==> inputs of wip/garnet <==
// CLOCK_TOP
module CLOCK_TOP( 
	   SEG0, SEG1, SEG2, SEG3, SEG4, SEG5, SEG6, SEG7, LED, BUZ_OUT,
	   CLK50M, KEY1, KEY2, KEY3, SW0, SW1, SW2, SW3, SW4, SW5, KNOCK,
	   SENSOR, ROT_A, ROT_B
	   );
clock: 4.62 ns
lec_check: 0
abc_area: 1
cap_margin: 0
core_margin: 2
core_utilization: 72
cts_cluster_diameter: 397
cts_cluster_size: 11
hold_slack_margin: 0.3
setup_slack_margin: 0.68
slew_margin: 20
run.sh (not shown) runs the stock make flow with config.mk's settings and CLKGATE_MAP_FILE=.
==> wip/quartz: changes against wip/garnet <==
Settings changed: CAP_MARGIN 0 to 30, CORE_MARGIN 2 to 3, CTS_CLUSTER_DIAMETER 397 to default, CTS_CLUSTER_SIZE 11 to 14, GPL_ROUTABILITY_DRIVEN from default to 0, HOLD_SLACK_MARGIN 0.3 to default, MAX_ROUTING_LAYER from default to met4, MIN_ROUTING_LAYER from default to met1, PLACE_DENSITY_LB_ADDON from default to 0.06, SETUP_SLACK_MARGIN 0.68 to 1.36, TNS_END_PERCENT from default to 65.
==> wip/yarrow: changes against wip/garnet <==
Settings changed: ABC_AREA 1 to default, CAP_MARGIN 0 to 20, CORE_UTILIZATION 72 to 40, CTS_CLUSTER_DIAMETER 397 to default, CTS_CLUSTER_SIZE 11 to default, HOLD_SLACK_MARGIN 0.3 to default, SETUP_SLACK_MARGIN 0.68 to default.
==> flow/constraint.sdc (replaced) <==
create_clock -name core_clock -period 20.0 [get_ports {CLK50M}]
set_input_delay 4.0000 -clock core_clock [delete_from_list [all_inputs] [get_ports {CLK50M}]]
set_output_delay 4.0000 -clock core_clock [all_outputs]
set_load 0.01 [all_outputs]
==> flow_summary.ini <==
; flow metrics
[timing]
period_used_pct = 41.3

[outcome]
status = timing/DRC/antenna clean

[placement]
dp_slack_ns = 12.32

[logic_synthesis]
syn_nets = 2284

[power]
pwr-share-comb_pct = 1.1
powerComb_uw = 15.8

[global_route]
overflow = 0

[drt]
dr_wl_met3_mm = 1.57
Source of the figures above: wip/yarrow

==> flow_summary.ini <==
; flow metrics
[outcome]
status = timing/DRC/antenna clean

[power]
pwr-share-comb_pct = 1.3
powerComb_uw = 70.2

[placement]
dp_slack_ns = 0.845

[timing]
period_used_pct = 82.7

[drt]
dr_wl_met3_mm = 3.51

[logic_synthesis]
syn_nets = 3022

[global_route]
overflow = 0
Source of the figures above: wip/garnet

==> flow_summary.ini <==
; flow metrics
[global_route]
overflow = 3

[logic_synthesis]
logic_family = simple AND/OR/NAND/NOR gates
synthArstFlopShare_pct = 99.4
simple_gate_area_share_pct = 32.0
ys_seq_share_pct = 37.9
post_synth_most_frequent_cells = 781 x nand2_1, 355 x inv_1, 287 x nor2_1
top_cell = nand2_1
syn_nets = 3022

[placement]
dp_slack_ns = 0.808

[outcome]
error_line = [ERROR GRT-0232] Routing congestion too high. Check the congestion heatmap in the GUI.
stop_stage = global routing
status = stopped before the end
Source of the figures above: wip/quartz


========
==> run a: inputs <==
CLOCK_TOP again, from the RTL that the note above started with.
Settings: LEC_CHECK=0, ABC_AREA=1, CAP_MARGIN=20, CELL_PAD_IN_SITES_DETAIL_PLACEMENT=2, CORE_MARGIN=5, CORE_UTILIZATION=29, CTS_CLUSTER_DIAMETER=394, GPL_TIMING_DRIVEN=0, HOLD_SLACK_MARGIN=0.02, MAX_ROUTING_LAYER=met4, MIN_ROUTING_LAYER=met2, PLACE_DENSITY=0.53, SETUP_SLACK_MARGIN=0.21, SLEW_MARGIN=20; clock period 5.9 ns.
==> inputs of run b, as changes to run a <==
==> flow/config.mk (replaced) <==
export PLATFORM = sky130hd
export DESIGN_NAME = CLOCK_TOP
export DESIGN_NICKNAME = CLOCK_TOP
export VERILOG_FILES = /design/flow/design.v
export SDC_FILE = /design/flow/constraint.sdc
export NUM_CORES = 4
export LEC_CHECK = 0
export CAP_MARGIN = 20
export CORE_MARGIN = 2
export CORE_UTILIZATION = 61
export SETUP_SLACK_MARGIN = 3.28
export SLEW_MARGIN = 20
==> flow/constraint.sdc (replaced) <==
create_clock -name core_clock -period 13.4 [get_ports {CLK50M}]
set_input_delay 2.6800 -clock core_clock [delete_from_list [all_inputs] [get_ports {CLK50M}]]
set_output_delay 2.6800 -clock core_clock [all_outputs]
set_load 0.01 [all_outputs]
==> comparison <==
- Against run a, the global-route usage of run b is lower by 7.4 points.
- Of run b and run a, run a has the higher design area (gap 11%, measured against run a).
- Between run a and run b, the lower synthesized cell count is in run b (gap 34%, measured against run b).
- In flip-flop count, run a and run b do not differ.
Power figures rest on the tool's default switching activity, not on a simulated workload.
